==> v26 <==
==> flow/design.v <==
module std_fp_mult_pipe #(
    parameter WIDTH = 32,
    parameter INT_WIDTH = 16,
    parameter FRAC_WIDTH = 16,
    parameter SIGNED = 0
) (
    input  logic [WIDTH-1:0] left,
    input  logic [WIDTH-1:0] right,
    input  logic             go,
    input  logic             clk,
    input  logic             reset,
    output logic [WIDTH-1:0] out,
    output logic             done
);
  logic [WIDTH-1:0]          rtmp;
  logic [WIDTH-1:0]          ltmp;
  logic [(WIDTH << 1) - 1:0] out_tmp;
  logic done_buf[2:0];
  assign done = done_buf[2];
  assign out = out_tmp[(WIDTH << 1) - INT_WIDTH - 1 : WIDTH - INT_WIDTH];
  logic start;
  assign start = go & done_buf[0] == 0 & done_buf[1] == 0;
  always_ff @(posedge clk) begin
    if (start)
      done_buf[0] <= 1;
    else
      done_buf[0] <= 0;
  end
  always_ff @(posedge clk) begin
    if (go) begin
      done_buf[2] <= done_buf[1];
      done_buf[1] <= done_buf[0];
    end else begin
      done_buf[2] <= 0;
      done_buf[1] <= 0;
    end
  end
  always_ff @(posedge clk) begin
    if (reset) begin
      rtmp <= 0;
      ltmp <= 0;
      out_tmp <= 0;
    end else if (go) begin
      if (SIGNED) begin
        rtmp <= $signed(right);
        ltmp <= $signed(left);
        out_tmp <= $signed(
          { {WIDTH{ltmp[WIDTH-1]}}, ltmp} *
          { {WIDTH{rtmp[WIDTH-1]}}, rtmp}
        );
      end else begin
        rtmp <= right;
        ltmp <= left;
        out_tmp <= ltmp * rtmp;
      end
    end else begin
      rtmp <= 0;
      ltmp <= 0;
      out_tmp <= out_tmp;
    end
  end
endmodule
module std_fp_smult_pipe #(
    parameter WIDTH = 32,
    parameter INT_WIDTH = 16,
    parameter FRAC_WIDTH = 16
) (
    input  [WIDTH-1:0]              left,
    input  [WIDTH-1:0]              right,
    input  logic                    reset,
    input  logic                    go,
    input  logic                    clk,
    output logic [WIDTH-1:0]        out,
    output logic                    done
);
  std_fp_mult_pipe #(
    .WIDTH(WIDTH),
    .INT_WIDTH(INT_WIDTH),
    .FRAC_WIDTH(FRAC_WIDTH),
    .SIGNED(1)
  ) comp (
    .clk(clk),
    .done(done),
    .reset(reset),
    .go(go),
    .left(left),
    .right(right),
    .out(out)
  );
endmodule
==> flow/run.sh <==
#!/bin/bash
# the make line also repeats each setting of config.mk as NAME=value (left out here)
make -C /OpenROAD-flow-scripts/flow DESIGN_CONFIG=/design/flow/config.mk WORK_HOME=/design/flow/orfs CLKGATE_MAP_FILE= finish
==> flow/config.mk <==
export PLATFORM = sky130hd
export DESIGN_NAME = std_fp_smult_pipe
export DESIGN_NICKNAME = std_fp_smult_pipe
export VERILOG_FILES = /design/flow/design.v
export SDC_FILE = /design/flow/constraint.sdc
export NUM_CORES = 4
export LEC_CHECK = 0
export CAP_MARGIN = 15
export CORE_ASPECT_RATIO = 1.72
export CORE_MARGIN = 2
export CORE_UTILIZATION = 48
export CTS_CLUSTER_DIAMETER = 277
export GPL_TIMING_DRIVEN = 0
export PLACE_DENSITY_LB_ADDON = 0.14
export SETUP_SLACK_MARGIN = 2.19
export SLEW_MARGIN = 30
==> flow/constraint.sdc <==
create_clock -name core_clock -period 7.82 [get_ports {clk}]
set_input_delay 1.5640 -clock core_clock [delete_from_list [all_inputs] [get_ports {clk}]]
set_output_delay 1.5640 -clock core_clock [all_outputs]
set_load 0.01 [all_outputs]
==> v16: changes against v26 <==
Settings changed: CAP_MARGIN 15 to 20, CORE_ASPECT_RATIO 1.72 to not set, CORE_UTILIZATION 48 to 72, CTS_CLUSTER_DIAMETER 277 to 93, GPL_TIMING_DRIVEN 0 to not set, PLACE_DENSITY_LB_ADDON 0.14 to not set, SETUP_SLACK_MARGIN 2.19 to 1.28, SLEW_MARGIN 30 to 20.
==> flow/constraint.sdc (replaced) <==
create_clock -name core_clock -period 5.11 [get_ports {clk}]
set_input_delay 1.0220 -clock core_clock [delete_from_list [all_inputs] [get_ports {clk}]]
set_output_delay 1.0220 -clock core_clock [all_outputs]
set_load 0.01 [all_outputs]
==> v24: changes against v26 <==
Settings changed: ABC_AREA set to 1, CAP_MARGIN 15 to 20, CORE_ASPECT_RATIO 1.72 to not set, CORE_UTILIZATION 48 to 72, CTS_CLUSTER_DIAMETER 277 to not set, CTS_CLUSTER_SIZE set to 96, GPL_TIMING_DRIVEN 0 to not set, PLACE_DENSITY_LB_ADDON 0.14 to not set, SETUP_SLACK_MARGIN 2.19 to not set, SLEW_MARGIN 30 to 20.
==> flow/constraint.sdc (replaced) <==
create_clock -name core_clock -period 2.74 [get_ports {clk}]
set_input_delay 0.5480 -clock core_clock [delete_from_list [all_inputs] [get_ports {clk}]]
set_output_delay 0.5480 -clock core_clock [all_outputs]
set_load 0.01 [all_outputs]
==> results <==
| item | v26 | v24 | v16 |
|---|---|---|---|
| Final standard cell utilization of the core | 0.576 | - | 0.888 |
| Part of the Yosys area used for sequential elements | 0.0624 | 0.0588 | 0.0624 |
| Detailed-routed wire length on met2 | 58800 µm | - | 47200 µm |
| Share of the clock period used by the worst path after layout | 0.963 | - | 1.44 |
| Internal | 1.62 mW | - | 2.67 mW |
| Clock latency on the worst-skew pair | 0.44 ns | - | 0.42 ns |
| Post-cts gate resize count | 611 | 326 | 164 |
| Netlist area before placement | 0.0318 mm² | 0.0337 mm² | 0.0318 mm² |
| Worst setup path category | flop to flop | - | flop to flop |
| Outcome | complete, no violations | did not finish | finished with violations |
| Last stage reached | - | global routing (5_1_grt) | - |
| Layout check failures | - | - | negative setup slack |
| Cell row count | 123 | 79 | 76 |
| Top layer used by detailed routing | met4 | - | met4 |
| Slowest cell on the critical path | sky130_fd_sc_hd__fa_2 | - | sky130_fd_sc_hd__fa_1 |
| Adder and majority gate portion of the synthesized area | 0.592 | 0.558 | 0.592 |
| Origin of the worst min-delay path | comp.done_buf[0]$_DFF_P_ | - | comp.done_buf[1]$_SDFF_PN0_ |
| Final count of hold timing violations | 0 | - | 0 |
| Combinational power | 1.93 mW | - | 3.19 mW |
| Total stage count of the critical path | 26 | - | 21 |
| Switching power share of the total | 0.465 | - | 0.450 |
| Worst-case headroom to the max-slew limit | 0.342 | - | 0.316 |
| Pre-CTS WS | -0.885 ns | -4.28 ns | -2.32 ns |
Power is estimated from default activity; no workload was simulated.
